==> inputs of v1 <==
==> flow/design.v <==
module geofence ( clk,reset,X,Y,valid,is_inside);
input clk;
input reset;
input [9:0] X;
input [9:0] Y;
output reg valid;
output is_inside;
reg [2:0]state, next_state;
parameter IDLE = 3'd0,
	  READ = 3'd1,
      SORTING = 3'd2,
	  CAL = 3'd3,
	  OUT = 3'd4,
      BUFFF = 3'd5;
reg [2:0] sort_cnt;
reg [2:0] cnt;
reg [9:0] tmp_x[0:5];
reg [9:0] tmp_y[0:5];
reg [9:0] target_x;
reg [9:0] target_y;
reg [2:0] sort_idx;
reg signed [10:0] buf1;
reg signed [10:0] buf2;
reg signed [21:0] tmp;
reg done;
wire signed [21:0]mul;
assign mul = buf1 * buf2;
reg [5:0] result;
assign is_inside = &result | &(~result);
always@(posedge clk or posedge reset)begin
    if(reset)
        state <= IDLE;
    else 
        state <= next_state;
end
always@(*)begin
    if(reset)
        next_state = IDLE;
    else begin
        case(state)
            IDLE:
                next_state = READ;
            READ:begin
                if(done == 1) next_state = SORTING;
                else next_state = READ;  
            end
            SORTING:begin
                if(sort_idx == 0) next_state = CAL;
                else next_state = SORTING;
            end
            CAL:begin
                if(sort_idx == 6) next_state = OUT;
                else next_state = CAL;
            end 
            OUT:
                next_state = BUFFF;
            BUFFF:
                next_state = READ; 
            default:    next_state = IDLE;
        endcase
    end 
end
always@(posedge clk or posedge reset)begin
    if(reset)begin
        cnt <= 0;
        done <= 0;
        sort_cnt <= 1;
        sort_idx <= 4;
        valid <= 0;
    end
    else begin
        if(next_state == READ) begin
            valid <= 0;
            case(cnt)
                0:begin
                    target_x <= X;
                    target_y <= Y;
                end
                1:begin
                    tmp_x[0] <= X;
                    tmp_y[0] <= Y;
                end
                2:begin
                    tmp_x[1] <= X;
                    tmp_y[1] <= Y;
                end
                3:begin
                    tmp_x[2] <= X;
                    tmp_y[2] <= Y;
                end
                4:begin
                    tmp_x[3] <= X;
                    tmp_y[3] <= Y;
                end
                5:begin
                    tmp_x[4] <= X;
                    tmp_y[4] <= Y;
                end
                6:begin
                    tmp_x[5] <= X;
                    tmp_y[5] <= Y;
                end
            endcase
            if(cnt < 6)
                cnt <= cnt + 1;
            else begin
                cnt <= 0;
                done <= 1;
            end
        end
        else if(next_state == SORTING)begin
            done <= 0;
            case(cnt)
                0:begin
                    buf1 <= tmp_x[sort_cnt] - tmp_x[0];         
                    cnt <= cnt + 1;
                end
                1:begin      
                    buf2 <= tmp_y[sort_cnt+1] - tmp_y[0];    
                    cnt <= cnt + 1;
                end
                2:begin
                    tmp <= mul;
                    buf2 <= tmp_y[sort_cnt] - tmp_y[0];    
                    cnt <= cnt + 1;
                end
                3:begin
                    buf1 <= tmp_x[sort_cnt+1] - tmp_x[0];
                    cnt <= cnt + 1;
                end
                4:begin
                    if(tmp > mul)begin
                        cnt <= 5;
                    end
                    else begin
                        if(sort_cnt == sort_idx) begin
                            sort_idx <= sort_idx - 1;
                            sort_cnt <= 1;
                        end
                        else 
                            sort_cnt <= sort_cnt + 1;
                        cnt <= 0;
                    end
                end
                5:begin
                    tmp_x[sort_cnt] <= tmp_x[sort_cnt+1];
                    tmp_x[sort_cnt+1] <= tmp_x[sort_cnt];
                    tmp_y[sort_cnt] <= tmp_y[sort_cnt+1];
                    tmp_y[sort_cnt+1] <= tmp_y[sort_cnt];
                    if(sort_cnt == sort_idx) begin
                        sort_idx <= sort_idx - 1;
                        sort_cnt <= 1;
                    end
                    else 
                        sort_cnt <= sort_cnt + 1;
                    cnt <= 0;
                end
            endcase
        end
        else if(next_state == CAL)begin
            case(cnt)
            0:begin
                buf1 <= tmp_x[sort_idx] - target_x;
            end
            1:begin
                if(sort_idx == 5)
                    buf2 <= tmp_y[0] - target_y;
                else
                    buf2 <= tmp_y[sort_idx+1] - target_y;
            end
            2:begin
                tmp <= mul;
                buf2 <= tmp_y[sort_idx] - target_y;
            end
            3:begin
                if(sort_idx == 5)
                    buf1 <= tmp_x[0] - target_x;
                else
                    buf1 <= tmp_x[sort_idx+1] - target_x;
             end
            4:begin
                result[sort_idx] <= (tmp > mul);
                sort_idx <= sort_idx + 1;
            end
            endcase
            if(cnt < 4)begin
                cnt <= cnt + 1;
            end
            else 
                cnt <= 0;
        end
        else if(next_state == OUT)begin
            sort_idx <= 4;
            sort_cnt <= 1;
            cnt <= 0;
            valid <= 1;
        end
    end
end
endmodule
==> flow/run.sh <==
#!/bin/bash
# the make line also repeats each setting of config.mk as NAME=value (left out here)
make -C /OpenROAD-flow-scripts/flow DESIGN_CONFIG=/design/flow/config.mk WORK_HOME=/design/flow/orfs CLKGATE_MAP_FILE= finish
==> flow/config.mk <==
export PLATFORM = sky130hd
export DESIGN_NAME = geofence
export DESIGN_NICKNAME = geofence
export VERILOG_FILES = /design/flow/design.v
export SDC_FILE = /design/flow/constraint.sdc
export NUM_CORES = 4
export LEC_CHECK = 0
export ABC_AREA = 1
export CAP_MARGIN = 20
export CORE_ASPECT_RATIO = 0.65
export CORE_MARGIN = 8
export CORE_UTILIZATION = 44
export CTS_CLUSTER_DIAMETER = 233
export GPL_ROUTABILITY_DRIVEN = 0
export HOLD_SLACK_MARGIN = 0.18
export PLACE_DENSITY_LB_ADDON = 0.07
export SLEW_MARGIN = 20
==> flow/constraint.sdc <==
create_clock -name core_clock -period 8.0 [get_ports {clk}]
set_input_delay 1.6000 -clock core_clock [delete_from_list [all_inputs] [get_ports {clk}]]
set_output_delay 1.6000 -clock core_clock [all_outputs]
set_load 0.01 [all_outputs]
==> v5: changes against v1 <==
- ABC_AREA: 1 -> not set
- CORE_ASPECT_RATIO: 0.65 -> not set
- CORE_MARGIN: 8 -> 2
- CORE_UTILIZATION: 44 -> 68
- CTS_CLUSTER_DIAMETER: 233 -> not set
- CTS_CLUSTER_SIZE: not set -> 31
- GPL_ROUTABILITY_DRIVEN: 0 -> not set
- HOLD_SLACK_MARGIN: 0.18 -> not set
- PLACE_DENSITY_LB_ADDON: 0.07 -> not set
==> flow/constraint.sdc (replaced) <==
create_clock -name core_clock -period 5.96 [get_ports {clk}]
set_input_delay 1.1920 -clock core_clock [delete_from_list [all_inputs] [get_ports {clk}]]
set_output_delay 1.1920 -clock core_clock [all_outputs]
set_load 0.01 [all_outputs]
==> results <==
v1 ran to the end with no violations. v5 completed and failed the layout checks on setup timing. Between v1 and v5, the lower register-to-register slack is in v5 (gap 1.5 ns). Against v1, the fmax of v5 is higher by 7.2%. Of v1 and v5, v5 has the higher non-clock buffer count (gap 120). Of v1 and v5, v1 has the higher setup slack (gap 1.5 ns). In v5 the cell count is smaller than in v1, by about 17%. Of v5 and v1, v1 has the higher clock skew (gap 0.0042 ns). In v1 the die area is higher than in v5, by about 80%.

==> 08-23: inputs <==
Starts from the design.v that is shown in full above.
==> flow/config.mk <==
export PLATFORM = sky130hd
export DESIGN_NAME = geofence
export DESIGN_NICKNAME = geofence
export VERILOG_FILES = /design/flow/design.v
export SDC_FILE = /design/flow/constraint.sdc
export NUM_CORES = 4
export LEC_CHECK = 0
export CAP_MARGIN = 20
export CORE_MARGIN = 2
export CORE_UTILIZATION = 72
export CTS_CLUSTER_DIAMETER = 213
export CTS_CLUSTER_SIZE = 10
export SETUP_SLACK_MARGIN = 0.31
export SLEW_MARGIN = 40
==> flow/constraint.sdc <==
create_clock -name core_clock -period 1.07 [get_ports {clk}]
set_input_delay 0.2140 -clock core_clock [delete_from_list [all_inputs] [get_ports {clk}]]
set_output_delay 0.2140 -clock core_clock [all_outputs]
set_load 0.01 [all_outputs]
run.sh (not shown) runs the stock make flow with config.mk's settings and CLKGATE_MAP_FILE=.
==> 09-09 (differences from 08-23) <==
Settings changed: CTS_CLUSTER_DIAMETER 213 to default, CTS_CLUSTER_SIZE 10 to 31, PLACE_DENSITY_LB_ADDON from default to 0.01, SETUP_SLACK_MARGIN 0.31 to 1.68, SLEW_MARGIN 40 to 20.
==> flow/constraint.sdc (replaced) <==
create_clock -name core_clock -period 5.96 [get_ports {clk}]
set_input_delay 1.1920 -clock core_clock [delete_from_list [all_inputs] [get_ports {clk}]]
set_output_delay 1.1920 -clock core_clock [all_outputs]
set_load 0.01 [all_outputs]
==> 08-11 (differences from 08-23) <==
Settings changed: CORE_ASPECT_RATIO from default to 0.95, CTS_CLUSTER_DIAMETER 213 to default, CTS_CLUSTER_SIZE 10 to 25, GPL_ROUTABILITY_DRIVEN from default to 1, MAX_ROUTING_LAYER from default to met5, PLACE_DENSITY_LB_ADDON from default to 0.26, SETUP_SLACK_MARGIN 0.31 to -0.4, SLEW_MARGIN 40 to 20, TNS_END_PERCENT from default to 70.
==> flow/constraint.sdc (replaced) <==
create_clock -name core_clock -period 5.53 [get_ports {clk}]
set_input_delay 1.1060 -clock core_clock [delete_from_list [all_inputs] [get_ports {clk}]]
set_output_delay 1.1060 -clock core_clock [all_outputs]
set_load 0.01 [all_outputs]
==> results <==
- 09-09 finished but failed the layout checks on capacitance limit, slew limit, setup timing. 08-11 reached the layout checks and failed them: setup timing. 08-23 stopped in clock tree synthesis, error DPL-0038.
- Between 08-11 and 09-09, the lower setup slack is in 09-09 (gap 1.2 ns).
- Between 09-09 and 08-11, the lower wire length is in 08-11 (gap 35%, measured against 08-11).
- Flip-flop count is the same in 09-09 and 08-11.
- Global-route usage: 08-11 is lower than 09-09 (3.3 points).
- In 08-11 the cell count is lower than in 09-09, by about 2.3%.
- In 08-11 the critical path depth is higher than in 09-09, by 2.
- Between 08-11 and 09-09, the lower via count is in 08-11 (gap about 13%, measured against 09-09).
- Die size is about the same in 08-23 and 08-11.
- Of 08-11 and 09-09, 08-11 has the higher register-to-register slack (gap 1.2 ns).

==> v28 <==
// geofence: RTL as listed in full above, without the edits since
export LEC_CHECK = 0
export CAP_MARGIN = 20
export CORE_MARGIN = 2
export CORE_UTILIZATION = 72
export CTS_CLUSTER_DIAMETER = 213
export SETUP_SLACK_MARGIN = 0.31
export SLEW_MARGIN = 20
create_clock -name core_clock -period 1.07 [get_ports {clk}]
==> inputs of v26, as changes to v28 <==
- CORE_UTILIZATION: 72 -> 40
- CTS_CLUSTER_DIAMETER: 213 -> default
- SETUP_SLACK_MARGIN: 0.31 -> default
==> flow/constraint.sdc (replaced) <==
create_clock -name core_clock -period 7.4 [get_ports {clk}]
set_input_delay 1.4800 -clock core_clock [delete_from_list [all_inputs] [get_ports {clk}]]
set_output_delay 1.4800 -clock core_clock [all_outputs]
set_load 0.01 [all_outputs]
==> inputs of v33, as changes to v28 <==
- ABC_AREA: default -> 1
- CAP_MARGIN: 20 -> 0
- CORE_ASPECT_RATIO: default -> 0.7
- CTS_CLUSTER_DIAMETER: 213 -> default
- CTS_CLUSTER_SIZE: default -> 10
- PLACE_DENSITY: default -> 0.38
- SETUP_SLACK_MARGIN: 0.31 -> 2.31
- TNS_END_PERCENT: default -> 5
==> flow/constraint.sdc (replaced) <==
create_clock -name core_clock -period 7.74 [get_ports {clk}]
set_input_delay 1.5480 -clock core_clock [delete_from_list [all_inputs] [get_ports {clk}]]
set_output_delay 1.5480 -clock core_clock [all_outputs]
set_load 0.01 [all_outputs]
==> summary of the runs <==
- v28 never finished: it broke off in clock tree synthesis (4_1_cts) on DPL-0038. v26 completed without violations. v33 completed without violations.
- Between v26 and v33, the lower sequential share of layout area is in v33 (gap 1.1 points).
- Of v33 and v26, v33 has the higher first-iteration DRC count (gap about 70%, measured against v26).
- Against v33, the clock skew of v26 is higher by 0.012 ns.
- Of v33 and v26, v33 has the higher register-to-register slack (gap 0.63 ns).
- Sequential cell count is the same in v33 and v26.
